==> flow/design.v (excerpt) <==
module ALU_TOP 
  #(parameter INDATA_WIDTH=16,
              Arithmatic_width=INDATA_WIDTH+INDATA_WIDTH,
              Logic_Width= INDATA_WIDTH,
              Shift_Width=INDATA_WIDTH,
              CMP_Width=3
  )
(
input wire [INDATA_WIDTH-1:0]           A,
input wire [INDATA_WIDTH-1:0]           B,
input wire [3:0]                        ALU_FUN,
input wire                              CLK,
input wire                              RST,
output wire [Arithmatic_width-1:0]      Arith_OUT,
output wire [Logic_Width-1:0]           Logic_OUT,
output wire [Shift_Width-1:0]           Shift_OUT,
output wire [CMP_Width-1:0]             CMP_OUT,
output wire                             Arith_FLAG,
output wire                             Carry_OUT,
output wire                             Logic_FLAG,
output wire                             Shift_FLAG,
output wire                             CMP_FLAG
);
wire                  Arith_enable ;
wire                  Logic_enable ;
wire                  Shift_enable ;
wire                  CMP_enable ;
Decoder mapping_Decoder(
.IN(ALU_FUN[3:2]),
.OUT({Shift_enable,CMP_enable,Logic_enable,Arith_enable})
);
ARITHMATIC_UNIT #(.IN_DATA_WIDTH(INDATA_WIDTH),.OUT_DATA_WIDTH(Arithmatic_width))mapping_Arith
(
.A(A),
.B(B),
.ALU_FUN(ALU_FUN[1:0]),
.Clk(CLK),
.RST(RST),
.Arithmaitc_Enable(Arith_enable),
.Arith_out(Arith_OUT),
.Arith_Flag(Arith_FLAG),
.Carry_out(Carry_OUT)
);
LOGIC_UNIT #(.IN_DATA_WIDTH(INDATA_WIDTH),.OUT_DATA_WIDTH(Logic_Width))mapping_Logic
(
.A(A),
.B(B),
.ALU_FUN(ALU_FUN[1:0]),
.Clk(CLK),
.RST(RST),
.LOGIC_Enable(Logic_enable),
.LOGICAL_out(Logic_OUT),
.LOGICAL_Flag(Logic_FLAG)
);
  ...
Size in the first run: roughly 4600 cells after synthesis, ~70 flip-flops, ~110 I/O pins, ~35000 sq um of cells after synthesis.
Settings: LEC_CHECK=0, CAP_MARGIN=20, CORE_MARGIN=2, CORE_UTILIZATION=58, CTS_CLUSTER_SIZE=99, SETUP_SLACK_MARGIN=-2.0, SLEW_MARGIN=20, TNS_END_PERCENT=40; clock period 110.0 ns.
run.sh (not shown) runs the stock make flow with config.mk's settings and CLKGATE_MAP_FILE=.
The starting point produced a clean layout.
Edit:
Settings changed: CORE_UTILIZATION 58 to 69, CTS_CLUSTER_SIZE 99 to not set, SETUP_SLACK_MARGIN -2.0 to not set, TNS_END_PERCENT 40 to 5.
The new run finished with timing, DRC and antenna clean.
Die size shrinks by 16%.
Final cell count shrinks by 0.38%.
Wire length grows by 1.6%.
Count of clock-buffer cells in the layout does not change.
Critical path depth shrinks by 3.
Design area grows by 2.5%.
Utilization grows by 14 points.
Via count grows by 4.6%.
First-iteration DRC count grows by 45%.
Edit:
Settings changed: CELL_PAD_IN_SITES_DETAIL_PLACEMENT set to 1, CORE_ASPECT_RATIO set to 1.16, CORE_MARGIN 2 to 7, CORE_UTILIZATION 69 to 40, TNS_END_PERCENT 5 to not set.
Result: Cell area increases by a few percent; setup slack gains 650 ps; maximum frequency went up slightly; routed wire length increases by about a fifth; count of clock-buffer cells in the layout went up by 1; non-clock buffer count is higher by 41; synthesized cell count is unchanged; area after synthesis is unchanged; die size grows by well over a third; cell count goes up by a little under a tenth.
Edit:
Settings changed: CELL_PAD_IN_SITES_DETAIL_PLACEMENT 1 to not set, CORE_ASPECT_RATIO 1.16 to not set, CORE_MARGIN 7 to 2, CORE_UTILIZATION 40 to 69, CTS_CLUSTER_DIAMETER set to 333, TNS_END_PERCENT set to 5.
Fmax goes down slightly. Cell area went down by a few percent. Routed wire length shrinks by roughly a tenth. Hold slack degrades by 41 ps. Sequential share of layout area came out higher by 0.10 points. Non-clock buffer count shrinks by 41. Global-route usage rose by 17 points. Core utilization went up by 33 points. Critical path depth went down by 4. Flip-flop count does not change.

========
Setup of job 579:
The RTL this note starts from:
==> flow/design.v <==
module Decoder (
input  wire [1:0] IN ,
output reg  [3:0] OUT
);
always @(*)
  begin
  OUT = 4'b0000 ;
    case (IN)
     2'b00 : OUT = 4'b0001 ;
     2'b01 : OUT = 4'b0010 ;          
     2'b10 : OUT = 4'b0100 ;     
     2'b11 : OUT = 4'b1000 ;     
   endcase
 end 
 endmodule
module ARITHMATIC_UNIT
  #(parameter IN_DATA_WIDTH= 16,
              OUT_DATA_WIDTH=16
  )
  (
  input wire      [IN_DATA_WIDTH-1:0]        A,
  input wire      [IN_DATA_WIDTH-1:0]        B,
  input wire      [1:0]                      ALU_FUN,
  input wire                                 Clk,
  input wire                                 RST,
  input wire                                 Arithmaitc_Enable,
  output reg     [OUT_DATA_WIDTH-1:0]       Arith_out,
  output reg                                Arith_Flag,
  output reg                                Carry_out
  );
   reg     [OUT_DATA_WIDTH-1:0]       Arith_out_signal;
   reg     [1:0]                      Arith_Flag_signal;
   wire                              Carry_out_signal;
always@(posedge Clk or negedge RST)
begin
  if(!RST)
    begin
      Arith_out<=0;
      Arith_Flag<=0;
      Carry_out<=0;
    end
  else 
    begin
     Arith_out<=Arith_out_signal;
     Arith_Flag<=Arith_Flag_signal;
     Carry_out<=Carry_out_signal;
    end
end
always@(*)
begin
  Arith_out_signal=16'b0;
  Arith_Flag_signal=1'b0;
  if(Arithmaitc_Enable)
    begin
      case(ALU_FUN)
        2'b00:begin
          Arith_out_signal=A+B;
            Arith_Flag_signal=1'b1;
        end
        2'b01:begin
          Arith_out_signal=A-B;
            Arith_Flag_signal=1'b1;
        end
        2'b10:begin
          Arith_out_signal=A*B;
            Arith_Flag_signal=1'b1;
        end
        2'b11:begin
          Arith_out_signal=(B==0)?32'h0000FFFF:A/B;
            Arith_Flag_signal=1'b1;
        end   
    endcase
    end
    else
      begin
        Arith_out_signal=16'b0;
        Arith_Flag_signal=1'b0;
      end
end
assign  Carry_out_signal= Arith_out_signal[IN_DATA_WIDTH];
endmodule
module LOGIC_UNIT
   #(parameter IN_DATA_WIDTH= 16,
              OUT_DATA_WIDTH=16
  )
  (
  input wire      [IN_DATA_WIDTH-1:0]        A,
  input wire      [IN_DATA_WIDTH-1:0]        B,
  input wire      [1:0]                      ALU_FUN,
  input wire                                 Clk,
  input wire                                 RST,
  input wire                                 LOGIC_Enable,
  output reg     [OUT_DATA_WIDTH-1:0]        LOGICAL_out,
  output reg                                 LOGICAL_Flag
  );
  reg [OUT_DATA_WIDTH-1:0]        LOGICAL_out_signal;
  reg                             LOGICAL_Flag_siganl;
  always@(posedge Clk or negedge RST)
  begin
    if(!RST)
      begin
      LOGICAL_out<=16'b0;
      LOGICAL_Flag<=1'b0;
      end
    else
      begin
      LOGICAL_out<=LOGICAL_out_signal;
      LOGICAL_Flag<=LOGICAL_Flag_siganl;
      end
  end
  always@(*)
  begin
    LOGICAL_Flag_siganl=1'b0;
    LOGICAL_out_signal=16'b0;
    if(LOGIC_Enable)
      begin
        case(ALU_FUN)
           2'b00 : begin
              LOGICAL_out_signal = A & B ;
              LOGICAL_Flag_siganl = 1'b1 ;              
		      end
          2'b01 : begin
              LOGICAL_out_signal = A | B ;
              LOGICAL_Flag_siganl = 1'b1 ;           
		      end
         2'b10 : begin
              LOGICAL_out_signal = ~(A & B) ;
              LOGICAL_Flag_siganl = 1'b1 ;           
		      end
         2'b11 : begin
              LOGICAL_out_signal = ~(A | B) ;
              LOGICAL_Flag_siganl = 1'b1 ;           
		      end
		    endcase
		   end
		   else
		     begin
		        LOGICAL_Flag_siganl=1'b0;
            LOGICAL_out_signal=16'b0;
		       end
		end
		endmodule
module SHIFT_UNIT  
   #(parameter IN_DATA_WIDTH= 16,
              OUT_DATA_WIDTH=16
  )
  (
  input wire      [IN_DATA_WIDTH-1:0]        A,
  input wire      [IN_DATA_WIDTH-1:0]        B,
  input wire      [1:0]                      ALU_FUN,
  input wire                                 Clk,
  input wire                                 RST,
  input wire                                 SHIFT_Enable,
  output reg     [OUT_DATA_WIDTH-1:0]        SHIFT_OUT,
  output reg                                 SHIFT_FLAG
  );
  reg [OUT_DATA_WIDTH-1:0]        SHIFT_OUT_SIGNAL;
  reg                             SHIFT_FLAG_SIGNAL;
  always@(posedge Clk or negedge RST)
  begin
    if(!RST)
      begin
        SHIFT_OUT<=16'b0;
        SHIFT_FLAG<=1'b0;
      end
    else
      begin
      SHIFT_OUT<=SHIFT_OUT_SIGNAL;
      SHIFT_FLAG<=SHIFT_FLAG_SIGNAL;
      end
  end
  always@(*)
  begin 
    SHIFT_OUT_SIGNAL = 1'b0 ;
    SHIFT_FLAG_SIGNAL = 1'b0 ;
	if(SHIFT_Enable)
      case (ALU_FUN)
      2'b00 : begin
              SHIFT_OUT_SIGNAL = A >> 1  ;
              SHIFT_FLAG_SIGNAL = 1'b1 ;              
		      end
      2'b01 : begin
              SHIFT_OUT_SIGNAL = A << 1 ;
              SHIFT_FLAG_SIGNAL = 1'b1 ;           
		      end
      2'b10 : begin
              SHIFT_OUT_SIGNAL = B >> 1 ;
              SHIFT_FLAG_SIGNAL = 1'b1 ;           
		      end
      2'b11 : begin
              SHIFT_OUT_SIGNAL = B << 1 ;
              SHIFT_FLAG_SIGNAL = 1'b1 ;           
		      end
      endcase
	else
	 begin
      SHIFT_OUT_SIGNAL = 1'b0 ;
      SHIFT_FLAG_SIGNAL = 1'b0 ;
     end
 end
 endmodule
module CMP_UNIT 
  #(parameter IN_DATA_WIDTH= 16,
              OUT_DATA_WIDTH=16
  )
    (
  input wire      [IN_DATA_WIDTH-1:0]        A,
  input wire      [IN_DATA_WIDTH-1:0]        B,
  input wire      [1:0]                      ALU_FUN,
  input wire                                 Clk,
  input wire                                 RST,
  input wire                                 CMP_Enable,
  output reg     [OUT_DATA_WIDTH-1:0]        CMP_out,
  output reg                                 CMP_Flag
  );
  reg [OUT_DATA_WIDTH-1:0]        CMP_out_signal;
  reg                             CMP_Flag_siganl;
  always@(posedge Clk or negedge RST)
  begin
    if(!RST)
      begin
        CMP_out<=16'b0;
        CMP_Flag<=1'b0; 
      end
    else
      begin
      CMP_out<=CMP_out_signal;
      CMP_Flag<=CMP_Flag_siganl;
      end
  end
  always@(*)
  begin
    CMP_Flag_siganl=1'b0;
    CMP_out_signal=16'b0;
    if(CMP_Enable)
      begin
        case(ALU_FUN)
           2'b00 : begin
              CMP_out_signal = 16'b0  ;
              CMP_Flag_siganl = 1'b1 ;              
		               end
           2'b01 : begin
              CMP_Flag_siganl = 1'b1 ;  
              if (A==B)
                CMP_out_signal = 16'b1;
              else
                CMP_out_signal = 16'b0;			  
		               end
          2'b10 : begin
              CMP_Flag_siganl = 1'b1 ;  
              if (A>B)
                CMP_out_signal = 16'b10;
              else
                CMP_out_signal = 16'b0;			  
		              end
          2'b11 : begin
              CMP_Flag_siganl = 1'b1 ; 
              if (A<B)
                CMP_out_signal = 16'b11;
              else
                CMP_out_signal = 16'b0;			  
		              end
		         endcase
		     end
		   else
		     begin
		        CMP_Flag_siganl=1'b0;
            CMP_out_signal=16'b0;
		       end
		end
		endmodule
module ALU_TOP 
  #(parameter INDATA_WIDTH=16,
              Arithmatic_width=INDATA_WIDTH+INDATA_WIDTH,
              Logic_Width= INDATA_WIDTH,
              Shift_Width=INDATA_WIDTH,
              CMP_Width=3
  )
(
input wire [INDATA_WIDTH-1:0]           A,
input wire [INDATA_WIDTH-1:0]           B,
input wire [3:0]                        ALU_FUN,
input wire                              CLK,
input wire                              RST,
output wire [Arithmatic_width-1:0]      Arith_OUT,
output wire [Logic_Width-1:0]           Logic_OUT,
output wire [Shift_Width-1:0]           Shift_OUT,
output wire [CMP_Width-1:0]             CMP_OUT,
output wire                             Arith_FLAG,
output wire                             Carry_OUT,
output wire                             Logic_FLAG,
output wire                             Shift_FLAG,
output wire                             CMP_FLAG
);
wire                  Arith_enable ;
wire                  Logic_enable ;
wire                  Shift_enable ;
wire                  CMP_enable ;
Decoder mapping_Decoder(
.IN(ALU_FUN[3:2]),
.OUT({Shift_enable,CMP_enable,Logic_enable,Arith_enable})
);
ARITHMATIC_UNIT #(.IN_DATA_WIDTH(INDATA_WIDTH),.OUT_DATA_WIDTH(Arithmatic_width))mapping_Arith
(
.A(A),
.B(B),
.ALU_FUN(ALU_FUN[1:0]),
.Clk(CLK),
.RST(RST),
.Arithmaitc_Enable(Arith_enable),
.Arith_out(Arith_OUT),
.Arith_Flag(Arith_FLAG),
.Carry_out(Carry_OUT)
);
LOGIC_UNIT #(.IN_DATA_WIDTH(INDATA_WIDTH),.OUT_DATA_WIDTH(Logic_Width))mapping_Logic
(
.A(A),
.B(B),
.ALU_FUN(ALU_FUN[1:0]),
.Clk(CLK),
.RST(RST),
.LOGIC_Enable(Logic_enable),
.LOGICAL_out(Logic_OUT),
.LOGICAL_Flag(Logic_FLAG)
);
SHIFT_UNIT  #(.IN_DATA_WIDTH(INDATA_WIDTH),.OUT_DATA_WIDTH(Shift_Width))mapping_Shift
(
.A(A),
.B(B),
.ALU_FUN(ALU_FUN[1:0]),
.Clk(CLK),
.RST(RST),
.SHIFT_Enable(Shift_enable),
.SHIFT_OUT(Shift_OUT),
.SHIFT_FLAG(Shift_FLAG)
);
CMP_UNIT #(.IN_DATA_WIDTH(INDATA_WIDTH),.OUT_DATA_WIDTH(CMP_Width))mapping_Cmp
(
.A(A),
.B(B),
.ALU_FUN(ALU_FUN[1:0]),
.Clk(CLK),
.RST(RST),
.CMP_Enable(CMP_enable),
.CMP_out(CMP_OUT),
.CMP_Flag(CMP_FLAG)
);
endmodule
clock: 137.0 ns
lec_check: 0
abc_area: 0
cap_margin: 10
cell_pad_in_sites_global_placement: 1
core_aspect_ratio: 1.5
core_margin: 5
core_utilization: 39
cts_cluster_diameter: 92
gpl_routability_driven: 1
gpl_timing_driven: 0
max_routing_layer: met4
min_routing_layer: met2
place_density_lb_addon: 0.22
setup_slack_margin: -2.0
slew_margin: 40
tns_end_percent: 70
Status job 579: flow complete, layout not clean - design-rule violations
Edits applied to the flow inputs when going from job 579 to job 2749:
- a deleted CELL_PAD_IN_SITES_GLOBAL_PLACEMENT that had been 1
- a change of CORE_MARGIN from 5 to 2
- a deleted SETUP_SLACK_MARGIN that had been -2.0
- a deleted PLACE_DENSITY_LB_ADDON that had been 0.22
- a deleted GPL_TIMING_DRIVEN that had been 0
- a deleted CORE_ASPECT_RATIO that had been 1.5
- a deleted MIN_ROUTING_LAYER that had been met2
- a deleted MAX_ROUTING_LAYER that had been met4
- a deleted CTS_CLUSTER_DIAMETER that had been 92
- a deleted ABC_AREA that had been 0
- a change of CORE_UTILIZATION from 39 to 21
- a change of CAP_MARGIN from 10 to 20
- a deleted GPL_ROUTABILITY_DRIVEN that had been 1
- a change of SLEW_MARGIN from 40 to 20
- a deleted TNS_END_PERCENT that had been 70
- a change of the clock period (ns, I/O delays scaled along) from 137.0 to 107.0
[summary]
- Final routed wirelength across all metal layers was lower in job 2749 than in job 579.
- Taking job 579 as the reference, in job 2749 first-pass GRT wire length now sits lower, critical path depth -27, share of the core filled with cells in the final layout decreased 17 points.
- Status: synthesis area per yosys parity (job 579, job 2749)
- Looking at beginning of the critical path, the B[0] result is from job 2749; the B[6] one comes from job 579.
- Every stage of the flow completed for job 2749, and the final layout passed the timing, design-rule and antenna checks.
Input-level comparison between job 947 and job 2749:
- CTS_CLUSTER_DIAMETER newly set to 216
- CORE_UTILIZATION changed from 21 to 70
- CTS_CLUSTER_SIZE newly set to 37
- the clock period (ns, I/O delays scaled along) changed from 107.0 to 73.7
Notes after the runs:
Job 947: it failed with a tool error in clock tree synthesis, so there are no final results.
In job 947 relative to job 2749, weighted congestion at the end of routability-driven global placement had gone up by more than 10%.
Die area came out lower on job 947 than on job 2749.
There was hardly any difference in sequential element share of the synthesized area between job 947 and job 2749.
From job 2749 to job 947 the numbers moved as follows: summed standard-cell area reported by yosys closely matched the old numbers; share of the core filled by cells before placement rose by 50 points; placed cell count fell by about 6.6%.
#### Input delta (job 6768 over job 947)
- putting TNS_END_PERCENT at 40 where nothing was set
- clearing CTS_CLUSTER_DIAMETER, which used to be 216
- swapping 70 for 24 in CORE_UTILIZATION
- clearing CTS_CLUSTER_SIZE, which used to be 37
- swapping 73.7 for 110.0 in the clock period (ns, I/O delays scaled along)
[summary]
- Diff job 947 -> job 6768: instance area after placement has decreased; floorplan row count now larger.
- Job 947 -> job 6768: number of buffer cells added on primary ports delta 0, exact match
- The area after synthesis was comparable across job 947 and job 6768.
- Total placed cells including tap cells: job 6768 higher than job 947
- Job 6768 ran to completion and came out clean on the timing, design-rule and antenna checks.
- Summary of the comparison: core box area is higher in job 6768, relative to job 947.
- Between job 947 and job 6768, die width is higher for job 6768, job 947 comes in under that.
- Across both runs, overall die height was higher for job 6768 than for job 947.
- Compared with job 947, overall die area in job 6768 increased by more than 100%.
--- input diff job 6768..job 1746 ---
- an added CELL_PAD_IN_SITES_GLOBAL_PLACEMENT of 1
- an added CTS_CLUSTER_SIZE of 99
- an added SETUP_SLACK_MARGIN of -2.0
- a change of CORE_UTILIZATION from 24 to 58
- an added CTS_CLUSTER_DIAMETER of 64
--- outcome ---
- The lower combined global-route utilization of all metal layers of job 1746 and job 6768 is in job 6768.
- Where die size is concerned, job 6768 is outperformed by job 1746.
- Summary — final area, job 1746 relative to job 6768: lower, by about 6%.
- Of job 1746 and job 6768, job 1746 shows the higher final core utilization, with job 6768 below it.
- Compared with job 6768, in job 1746 minimum period implied by the final worst setup slack now larger; post-detailed-placement half-perimeter wirelength has decreased; count of state elements after synthesis now sits at about the same level.
- Job 1746 vs. job 6768: data required time at the worst endpoint fell by 0.02 ns; number of buffers other than clock buffers in the final layout fell by about 11%.
## Diff of input files: job 8382 against job 1746
- a deleted TNS_END_PERCENT that had been 40
- a deleted CELL_PAD_IN_SITES_GLOBAL_PLACEMENT that had been 1
- a change of CORE_UTILIZATION from 58 to 40
- a deleted CTS_CLUSTER_SIZE that had been 99
- a deleted CTS_CLUSTER_DIAMETER that had been 64
- a deleted SETUP_SLACK_MARGIN that had been -2.0
Results
Met3 global-route usage (lower): job 8382
Where worst setup slack is concerned, job 1746 is outperformed by job 8382.
Looking at overall track demand over capacity in global routing, job 8382 sits 10 points lower than job 1746 does.
Per the comparison of job 8382 with job 1746, placeable core area shows an increase of 27,000 um2; number of vias in the routed layout shows no meaningful change; clock-pin slew reported for the worst setup and hold paths after clock tree synthesis shows a reduction of 0.02 ns; count of antenna diodes in the layout shows an increase of 2; minimum clock period shows a reduction of 1.73 ns.
